Design ALU, start of the top module:
module ALU (
    input         clk,         
    input         rst,         
    input         i_vld,       
    input  [31:0] i_a,         
    input  [31:0] i_b,         
    input         opcode,      
    output reg [31:0] o_res,   
    output reg    o_res_vld,   
    output reg    overflow     
);
clock: 11.6 ns
lec_check: 0
cap_margin: 20
cell_pad_in_sites_detail_placement: 0
core_aspect_ratio: 0.95
core_margin: 2
core_utilization: 36
cts_cluster_diameter: 215
gpl_routability_driven: 1
max_routing_layer: met5
min_routing_layer: met2
place_density_lb_addon: 0.06
slew_margin: 5
tns_end_percent: 15
run.sh (not shown) runs the stock make flow with config.mk's settings and CLKGATE_MAP_FILE=.
==> next run, changes <==
Settings changed: CELL_PAD_IN_SITES_DETAIL_PLACEMENT 0 to not set, CORE_ASPECT_RATIO 0.95 to not set, CORE_UTILIZATION 36 to 21, CTS_CLUSTER_DIAMETER 215 to not set, MIN_ROUTING_LAYER met2 to not set, SETUP_SLACK_MARGIN set to 0.27, SLEW_MARGIN 5 to 20, TNS_END_PERCENT 15 to not set.
Clock period 11.6 ns to 4.96 ns, I/O delays scaled along.
Result: The changed run reached the layout checks and failed them: setup timing; global-route usage drops by 21 points; worst hold slack improves by 0.0060 ns; wire length climbs by about a fifth; critical path depth climbs by 1; first-iteration DRC count drops by well over a third; worst setup slack degrades by 4.5 ns; cell area climbs by a quarter to a third; via count drops by about a fifth; sequential cell count stays the same.

* * *

## v57
ALU again, from the RTL that the note above started with.
## ALU
module ALU (
    input         clk,         
    input         rst,         
    input         i_vld,       
    input  [31:0] i_a,         
    input  [31:0] i_b,         
    input         opcode,      
    output reg [31:0] o_res,   
    output reg    o_res_vld,   
    output reg    overflow     
);
reg         i_vld_stage1;
reg [31:0]  i_a_stage1, i_b_stage1;
reg         opcode_stage1;
always @(posedge clk or posedge rst) begin
    if (rst) begin
        i_vld_stage1  <= 1'b0;
        i_a_stage1    <= 32'b0;
        i_b_stage1    <= 32'b0;
        opcode_stage1 <= 1'b0;
    end else begin
        i_vld_stage1  <= i_vld;
        i_a_stage1    <= i_a;
        i_b_stage1    <= i_b;
        opcode_stage1 <= opcode;
    end
end
reg         opcode_stage2, opcode_stage3, opcode_stage4;
always @(posedge clk or posedge rst) begin
    if (rst) begin
        opcode_stage2 <= 1'b0;
        opcode_stage3 <= 1'b0;
        opcode_stage4 <= 1'b0;
    end else begin
        opcode_stage2 <= opcode_stage1;
        opcode_stage3 <= opcode_stage2;
        opcode_stage4 <= opcode_stage3;
    end
end
  ...
clock: 6.26 ns
lec_check: 0
abc_area: 1
cap_margin: 0
core_aspect_ratio: 0.74
core_margin: 2
core_utilization: 72
cts_cluster_diameter: 118
cts_cluster_size: 10
place_density_lb_addon: 0.02
slew_margin: 20
v57 is listed as incomplete: the tool reported an error in 5_1_grt and the run ended there.
--- input diff v57..v44 ---
Settings: PLACE_DENSITY_LB_ADDON: 0.02 -> unset; CTS_CLUSTER_SIZE: 10 -> 42; ABC_AREA: 1 -> unset; SETUP_SLACK_MARGIN: unset -> 1.66; CORE_ASPECT_RATIO: 0.74 -> unset; CTS_CLUSTER_DIAMETER: 118 -> unset; CAP_MARGIN: 0 -> 20; CORE_UTILIZATION: 72 -> 68; the clock period (ns, I/O delays scaled along): 6.26 -> 6.48.
[summary]
Between v44 and v57, the count of unique library cells instantiated by Yosys is lower for v57. Comparing post-placement cell count for v44 and v57, the smaller number came from v44. Effective utilization at floorplan: v44 < v57. v44: flow complete, layout not clean; failing: max-capacitance violations, max-slew violations, negative setup slack. v57: it failed during 5_1_grt, and the tool reported GRT-0232. Sort v44 and v57 by synthesized chip area reported by yosys asc -> top: v44. Compared with v57, v44 shows a post-DP HPWL that is 19 mm lower.
--- input diff v44..v1 ---
Settings: setting CTS_CLUSTER_DIAMETER to 363 for the first time; changing SETUP_SLACK_MARGIN from 1.66 to 0.34; changing CORE_UTILIZATION from 68 to 72.
[summary]
From v1 to v44, number of enable flip-flop cells did not move at all.
Looking at total placed instance area, v1 sits 0.89% lower than v44 does.
Looking at buffers inserted during post-CTS setup optimization, v1 sits above v44.
v44 → v1: synthesized area saw little to no change; floorplan utilization saw an increase; clock buffer count from CTS saw a decrease; die area saw a decrease.
Depth of the CTS H-tree (lower): v1
Stage in which a tool error killed v1: 5_1_grt.
Synthesized cell count came out exactly the same in v44 and v1.
[inputs] v54 vs v1
Settings: SETUP_SLACK_MARGIN: 0.34 -> 0.27; MAX_ROUTING_LAYER: unset -> met5; CORE_UTILIZATION: 72 -> 65; CTS_CLUSTER_SIZE: 42 -> unset; CTS_CLUSTER_DIAMETER: 363 -> unset; GPL_ROUTABILITY_DRIVEN: unset -> 1; the clock period (ns, I/O delays scaled along): 6.48 -> 8.06.
Notes after the runs:
- v54 ran in full, but the layout does not pass; the checks complain about negative setup slack.
- Taking v1 as the reference, in v54 total cell area at the placement stage has decreased; die footprint climbed about 10%; number of enable flip-flop cells ~0 delta; detailed-placement wirelength estimate saw a decrease; share of async-settable or async-resettable flops after synthesis roughly the same.
- Per the comparison of v54 with v1, number of standard-cell rows in the floorplan increased 5; die boundary width shows an increase of about 5%.

* * *

== run 1 ==
Starting RTL as in the previous note.
export LEC_CHECK = 0
export CAP_MARGIN = 20
export CELL_PAD_IN_SITES_DETAIL_PLACEMENT = 1
export CORE_MARGIN = 2
export CORE_UTILIZATION = 36
export GPL_ROUTABILITY_DRIVEN = 0
export MAX_ROUTING_LAYER = met5
export PLACE_DENSITY_LB_ADDON = 0.06
export SETUP_SLACK_MARGIN = 2.84
export SLEW_MARGIN = 5
create_clock -name core_clock -period 11.7 [get_ports {clk}]
The inputs of run 2 differ from those of run 1 as listed below.
Settings: CELL_PAD_IN_SITES_DETAIL_PLACEMENT: 1 -> unset; GPL_ROUTABILITY_DRIVEN: 0 -> 1; CTS_CLUSTER_SIZE: unset -> 33; CORE_UTILIZATION: 36 -> 70; SLEW_MARGIN: 5 -> 20; PLACE_DENSITY_LB_ADDON: 0.06 -> unset; SETUP_SLACK_MARGIN: 2.84 -> 0.27; the clock period (ns, I/O delays scaled along): 11.7 -> 5.52.
--- outcome ---
Re overall die height: run 2 and run 1 aren't equal, and the lower value belongs to run 2. FAIL: run 2; every other run in run 2 and run 1 is clean. Compared with run 1, in run 2 total clock buffers created by CTS moved down; die size saw a decrease; I/O pin count about even.
The following lists how run 3 was set up differently from run 2:
Settings: removing GPL_ROUTABILITY_DRIVEN (formerly 1); setting ABC_AREA to 1 for the first time; removing SETUP_SLACK_MARGIN (formerly 0.27); removing CTS_CLUSTER_SIZE (formerly 33); setting PLACE_DENSITY to 0.6 for the first time; removing MAX_ROUTING_LAYER (formerly met5); changing CORE_UTILIZATION from 70 to 72; changing the clock period (ns, I/O delays scaled along) from 5.52 to 9.31.
- Status for run 2 and run 3: clean finish in run 3 only
- The flow ended early for run 2: it failed with a tool error in global routing (5_1_grt).
- From run 3 to run 2, share of async-settable or async-resettable flops after synthesis did not move at all.
- Compared with run 2, run 3 shows a lower share of synthesized area spent on multiplexers.
- Run 3 vs. run 2: fraction of the yosys area taken by sequential cells moved down; worst-case setup slack after placement increased 3790 ps; sum of net half-perimeters after detailed placement shrank by 7.8%; area of the mapped netlist rose 5.4%.
- [run 3] area of the synthesized netlist per yosys stat rose 5.4% relative to run 2
- Between run 2 and run 3, synthesized cell count is higher for run 3, run 2 comes in under that.
- Average cell area after synthesis (run 2 / run 3): 1.2
[inputs] run 4 vs run 3
Settings: a deleted ABC_AREA that had been 1; an added HOLD_SLACK_MARGIN of -0.08; a change of PLACE_DENSITY from 0.6 to 0.66; an added SETUP_SLACK_MARGIN of 0.89; an added CTS_CLUSTER_SIZE of 34; a change of the clock period (ns, I/O delays scaled along) from 9.31 to 8.07.
## What came out
- Re async set-reset flop share out of synthesis: no difference whatsoever between run 3 and run 4.
- Synthesized cell area, run 4 vs run 3: down by a few percent
- In run 4 the deepest level of the CTS H-tree turned out 1 higher than in run 3.
- | sequential cell area fraction in the yosys report | run 4 vs run 3 | 1.0 points higher |
- Going from run 3 to run 4, post-synthesis chip area from yosys shrank by a few percent.
- Flow for run 4 halted at global routing (5_1_grt), error code GRT-0232.
- Re worst setup slack after placement: run 4 is 970 ps down on run 3.
- Of run 4 and run 3, the run reporting the lower area fraction in compound gates was run 3.

* * *

tundra:
Starting RTL as in the previous note.
make LEC_CHECK=0 CAP_MARGIN=20 CORE_MARGIN=2 CORE_UTILIZATION=57 PLACE_DENSITY=0.6 SLEW_MARGIN=20 finish   # period 8.8 ns
tundra: flow completed, timing, DRC and antenna clean
Inputs modified between tundra and pepper:
Settings: a change of PLACE_DENSITY from 0.6 to 0.78; an added GPL_ROUTABILITY_DRIVEN of 1; an added MAX_ROUTING_LAYER of met5; a change of CORE_UTILIZATION from 57 to 72; a change of the clock period (ns, I/O delays scaled along) from 8.8 to 8.06.
--- outcome ---
pepper failed in global routing with ODB-0269. pepper ends up with a vertical die dimension that is 29 um lower than in tundra. Going from tundra to pepper, final weighted congestion in routability-driven placement rose by about 6%; width of the die saw a decrease; area of the core went down about 20%. Measured against tundra, the HPWL reported at the end of detailed placement of pepper comes out at 1.08 times the reference value. From pepper to tundra, largest buffer count on any clock path did not move at all.
#### Input delta (quartz over pepper)
Settings: an added SETUP_SLACK_MARGIN of 1.39; a deleted MAX_ROUTING_LAYER that had been met5; a deleted GPL_ROUTABILITY_DRIVEN that had been 1; a change of PLACE_DENSITY from 0.78 to 0.68; an added CTS_CLUSTER_SIZE of 37; a change of the clock period (ns, I/O delays scaled along) from 8.06 to 9.0.
[summary]
- quartz ran to completion and came out clean on the timing, design-rule and antenna checks.
- pepper -> quartz: synthesized-area fraction occupied by xor and xnor cells delta 0, exact match
- From pepper to quartz, combined area of all synthesized cells did not move at all.
- Reported for pepper and quartz, number of cells in Yosys stat turned out identical to the last digit.
For willow, these inputs were changed with respect to quartz:
Settings: an added CORE_ASPECT_RATIO of 1.8; a change of CORE_UTILIZATION from 72 to 40; an added GPL_ROUTABILITY_DRIVEN of 0; an added ABC_AREA of 1; a deleted CTS_CLUSTER_SIZE that had been 37; an added CELL_PAD_IN_SITES_GLOBAL_PLACEMENT of 1; a deleted PLACE_DENSITY that had been 0.68; a deleted SETUP_SLACK_MARGIN that had been 1.39; an added HOLD_SLACK_MARGIN of 0.24.
==> comparison <==
Sequential share of layout area ended up 0.54 points higher on willow than on quartz.
willow -> quartz: proportion of register bits with asynchronous set or reset after synthesis delta 0, exact match
Per the comparison of willow with quartz, number of gates resized after cts went down 242; met1 wire length went up 10%; area growth from synthesis to layout shows a reduction of 11 points; final-report hold violation count held steady.

* * *

ALU again, from the RTL that the note above started with.
make LEC_CHECK=0 ABC_AREA=1 CAP_MARGIN=20 CELL_PAD_IN_SITES_GLOBAL_PLACEMENT=1 CORE_ASPECT_RATIO=1.8 CORE_MARGIN=2 CORE_UTILIZATION=46 CTS_CLUSTER_DIAMETER=39 GPL_ROUTABILITY_DRIVEN=1 GPL_TIMING_DRIVEN=0 HOLD_SLACK_MARGIN=0.24 PLACE_DENSITY_LB_ADDON=0.17 SETUP_SLACK_MARGIN=0.96 SLEW_MARGIN=15 finish   # period 9.0 ns
Rerun with:
CORE_ASPECT_RATIO = 1.09   (was 1.8)
CORE_UTILIZATION = 37   (was 46)
CTS_CLUSTER_DIAMETER = 175   (was 39)
MAX_ROUTING_LAYER = met4   (was unset)
MIN_ROUTING_LAYER = met2   (was unset)
PLACE_DENSITY_LB_ADDON = unset   (was 0.17)
What happened: Sequential share of layout area came out lower by 0.40 points. Cell area came out higher by a few percent. Synthesized area is unchanged. Flip-flop count does not change. Worst setup slack is better by 0.012 ns. Wire length rose slightly. First-iteration DRC count is higher to 3.8 times its value. Critical path depth fell by 3.
Rerun with:
ABC_AREA = unset   (was 1)
CELL_PAD_IN_SITES_GLOBAL_PLACEMENT = unset   (was 1)
CORE_ASPECT_RATIO = unset   (was 1.09)
CORE_UTILIZATION = 40   (was 37)
CTS_CLUSTER_DIAMETER = 351   (was 175)
GPL_ROUTABILITY_DRIVEN = unset   (was 1)
GPL_TIMING_DRIVEN = unset   (was 0)
HOLD_SLACK_MARGIN = -0.04   (was 0.24)
MAX_ROUTING_LAYER = unset   (was met4)
MIN_ROUTING_LAYER = unset   (was met2)
PLACE_DENSITY = 0.71   (was unset)
SETUP_SLACK_MARGIN = unset   (was 0.96)
SLEW_MARGIN = 30   (was 15)
After rerunning: The new run completed without violations; non-clock buffer count went down by 197; final area went down by 11%; via count went down by 40%; core utilization went up by 0.61 points; flip-flop count is unchanged; global-route usage went down by 26 points.
Rerun with:
CTS_CLUSTER_DIAMETER = unset   (was 351)
HOLD_SLACK_MARGIN = unset   (was -0.04)
PLACE_DENSITY = 0.6   (was 0.71)
SETUP_SLACK_MARGIN = 0.55   (was unset)
SLEW_MARGIN = 20   (was 30)
clock period = 8.8 ns   (was 9.0 ns; I/O delays follow)
Final area climbs by 5.8%. Clock skew drops by 0.026 ns. Wire length climbs by about 6.6%.
Rerun with:
CORE_UTILIZATION = 66   (was 40)
GPL_ROUTABILITY_DRIVEN = 1   (was unset)
MAX_ROUTING_LAYER = met5   (was unset)
PLACE_DENSITY = unset   (was 0.6)
SETUP_SLACK_MARGIN = 0.27   (was 0.55)
clock period = 8.06 ns   (was 8.8 ns; I/O delays follow)
Outcome:
- The changed run ran to the end with violations: setup timing
- clock skew came out lower by 0.032 ns
- via count rose by a few percent
- worst setup slack gets worse by 0.94 ns
Rerun with:
CORE_UTILIZATION = 71   (was 66)
HOLD_SLACK_MARGIN = -0.07   (was unset)
SETUP_SLACK_MARGIN = -0.57   (was 0.27)
clock period = 7.6 ns   (was 8.06 ns; I/O delays follow)
With this change the flow produced a layout that fails on capacitance limit, slew limit, setup timing.
Synthesized area is unchanged.
Setup slack gets worse by 0.76 ns.
Die area shrinks by a few percent.
Fmax drops by a few percent.
Routed wire length climbs by about a fifth.

* * *

## oak
ALU again, from the RTL that the note above started with.
Settings: LEC_CHECK=0, ABC_AREA=1, CAP_MARGIN=20, CORE_MARGIN=10, CORE_UTILIZATION=40, CTS_CLUSTER_DIAMETER=351, GPL_TIMING_DRIVEN=0, HOLD_SLACK_MARGIN=-0.04, PLACE_DENSITY=0.71, SLEW_MARGIN=30; clock period 10.1 ns.
Having completed the whole flow, oak delivered a layout that passed the timing, design-rule and antenna checks.
The following lists how pine was set up differently from oak:
# oak
export LEC_CHECK = 0
export ABC_AREA = 1
export CAP_MARGIN = 20
export CORE_MARGIN = 10
export CORE_UTILIZATION = 40
export CTS_CLUSTER_DIAMETER = 351
export GPL_TIMING_DRIVEN = 0
export HOLD_SLACK_MARGIN = -0.04
export PLACE_DENSITY = 0.71
export SLEW_MARGIN = 30
create_clock -name core_clock -period 10.1 [get_ports {clk}]
# pine
export LEC_CHECK = 0
export CAP_MARGIN = 20
export CORE_MARGIN = 2
export CORE_UTILIZATION = 72
export CTS_CLUSTER_SIZE = 34
export PLACE_DENSITY_LB_ADDON = 0.24
export SETUP_SLACK_MARGIN = -0.0
export SLEW_MARGIN = 20
create_clock -name core_clock -period 8.07 [get_ports {clk}]
--- outcome ---
Complete run, failing final checks: pine, reason negative setup slack.
| hold slack | pine vs oak | 0.021 ns lower |
pine vs oak: final cell count down by more than 10%
Routed wire length of pine falls short of that of oak slightly.
Cmp oak and pine / tightest slew margin relative to the limit / lower: pine
#### Input delta (birch over pine)
# pine
export LEC_CHECK = 0
export CAP_MARGIN = 20
export CORE_MARGIN = 2
export CORE_UTILIZATION = 72
export CTS_CLUSTER_SIZE = 34
export PLACE_DENSITY_LB_ADDON = 0.24
export SETUP_SLACK_MARGIN = -0.0
export SLEW_MARGIN = 20
create_clock -name core_clock -period 8.07 [get_ports {clk}]
# birch
export LEC_CHECK = 0
export CAP_MARGIN = 20
export CORE_MARGIN = 2
export CORE_UTILIZATION = 72
export CTS_CLUSTER_DIAMETER = 345
export CTS_CLUSTER_SIZE = 25
export SETUP_SLACK_MARGIN = 0.14
export SLEW_MARGIN = 20
create_clock -name core_clock -period 7.23 [get_ports {clk}]
### Flow results
- birch did not make it past 5_1_grt, where a tool error ended it.
- Changes observed in birch relative to pine: number of cells after detailed placement picked up an extra 225, core footprint stayed essentially flat, number of register bits inferred by synthesis now sits at about the same level, cell area after placement increased 4.2%, portion of the post-synthesis area used by sequential elements ~0 delta.
- CTS buffer count sits lower in birch than in pine.
- Going from pine to birch, buffers inserted during post-CTS setup optimization climbed about 90%, weighted congestion reported at the end of routability-driven placement went up by 5.0%, total half-perimeter wirelength after legalization and detailed placement rose by about 14%, number of distinct library cells after synthesis barely changed.
- When birch is set beside pine, its number of gates given a new drive strength after cts turns out to be 71% larger.
Relative to birch, the following input files were edited for maple:
# birch
export LEC_CHECK = 0
export CAP_MARGIN = 20
export CORE_MARGIN = 2
export CORE_UTILIZATION = 72
export CTS_CLUSTER_DIAMETER = 345
export CTS_CLUSTER_SIZE = 25
export SETUP_SLACK_MARGIN = 0.14
export SLEW_MARGIN = 20
create_clock -name core_clock -period 7.23 [get_ports {clk}]
# maple
export LEC_CHECK = 0
export CAP_MARGIN = 20
export CORE_MARGIN = 2
export CORE_UTILIZATION = 72
export SETUP_SLACK_MARGIN = 0.14
export SLEW_MARGIN = 20
create_clock -name core_clock -period 8.35 [get_ports {clk}]
==> comparison <==
[compare] base=birch new=maple: cell area after synthesis saw little to no change; count of boundary I/O pins shows no meaningful change; floorplan core density now sits at about the same level.
Going from birch to maple, the H-tree depth was found to have gone up by 1.
From the logs: maple reached the end of the flow and failed the layout checks with negative setup slack.
Cell area after placement | maple below birch
Pre-CTS worst setup slack on maple is up relative to birch.
Number of setup buffers added after CTS, maple and birch, lower one = maple.
Number of cells upsized or downsized after cts ended up about 53% lower on maple than on birch.
Inputs modified between maple and cedar:
# maple
export LEC_CHECK = 0
export CAP_MARGIN = 20
export CORE_MARGIN = 2
export CORE_UTILIZATION = 72
export SETUP_SLACK_MARGIN = 0.14
export SLEW_MARGIN = 20
create_clock -name core_clock -period 8.35 [get_ports {clk}]
# cedar
export LEC_CHECK = 0
export CAP_MARGIN = 20
export CORE_MARGIN = 2
export CORE_UTILIZATION = 40
export PLACE_DENSITY = 0.6
export SLEW_MARGIN = 20
create_clock -name core_clock -period 9.0 [get_ports {clk}]
### Flow results
cedar finished every step from synthesis to the final layout, and the layout passed the timing, design-rule and antenna checks.
Comparing cedar and maple, the lower detailed-route wire length was measured on cedar.
[diff] worst hold slack across all endpoints, cedar relative to maple: regression
Fraction of standard cell area in multi-input logic delta for cedar relative to maple: 0.76 points higher
Diff maple -> cedar: cell area now sits lower, routability-driven placement congestion ratio now sits lower, final cell count now sits higher, sequential share of layout area now sits higher, global-route total usage across every layer now sits lower.
Reported for cedar and maple, area after synthesis turned out identical to the last digit.
In cedar, the routed wirelength normalized by instance count came out about 14% below the value in maple.
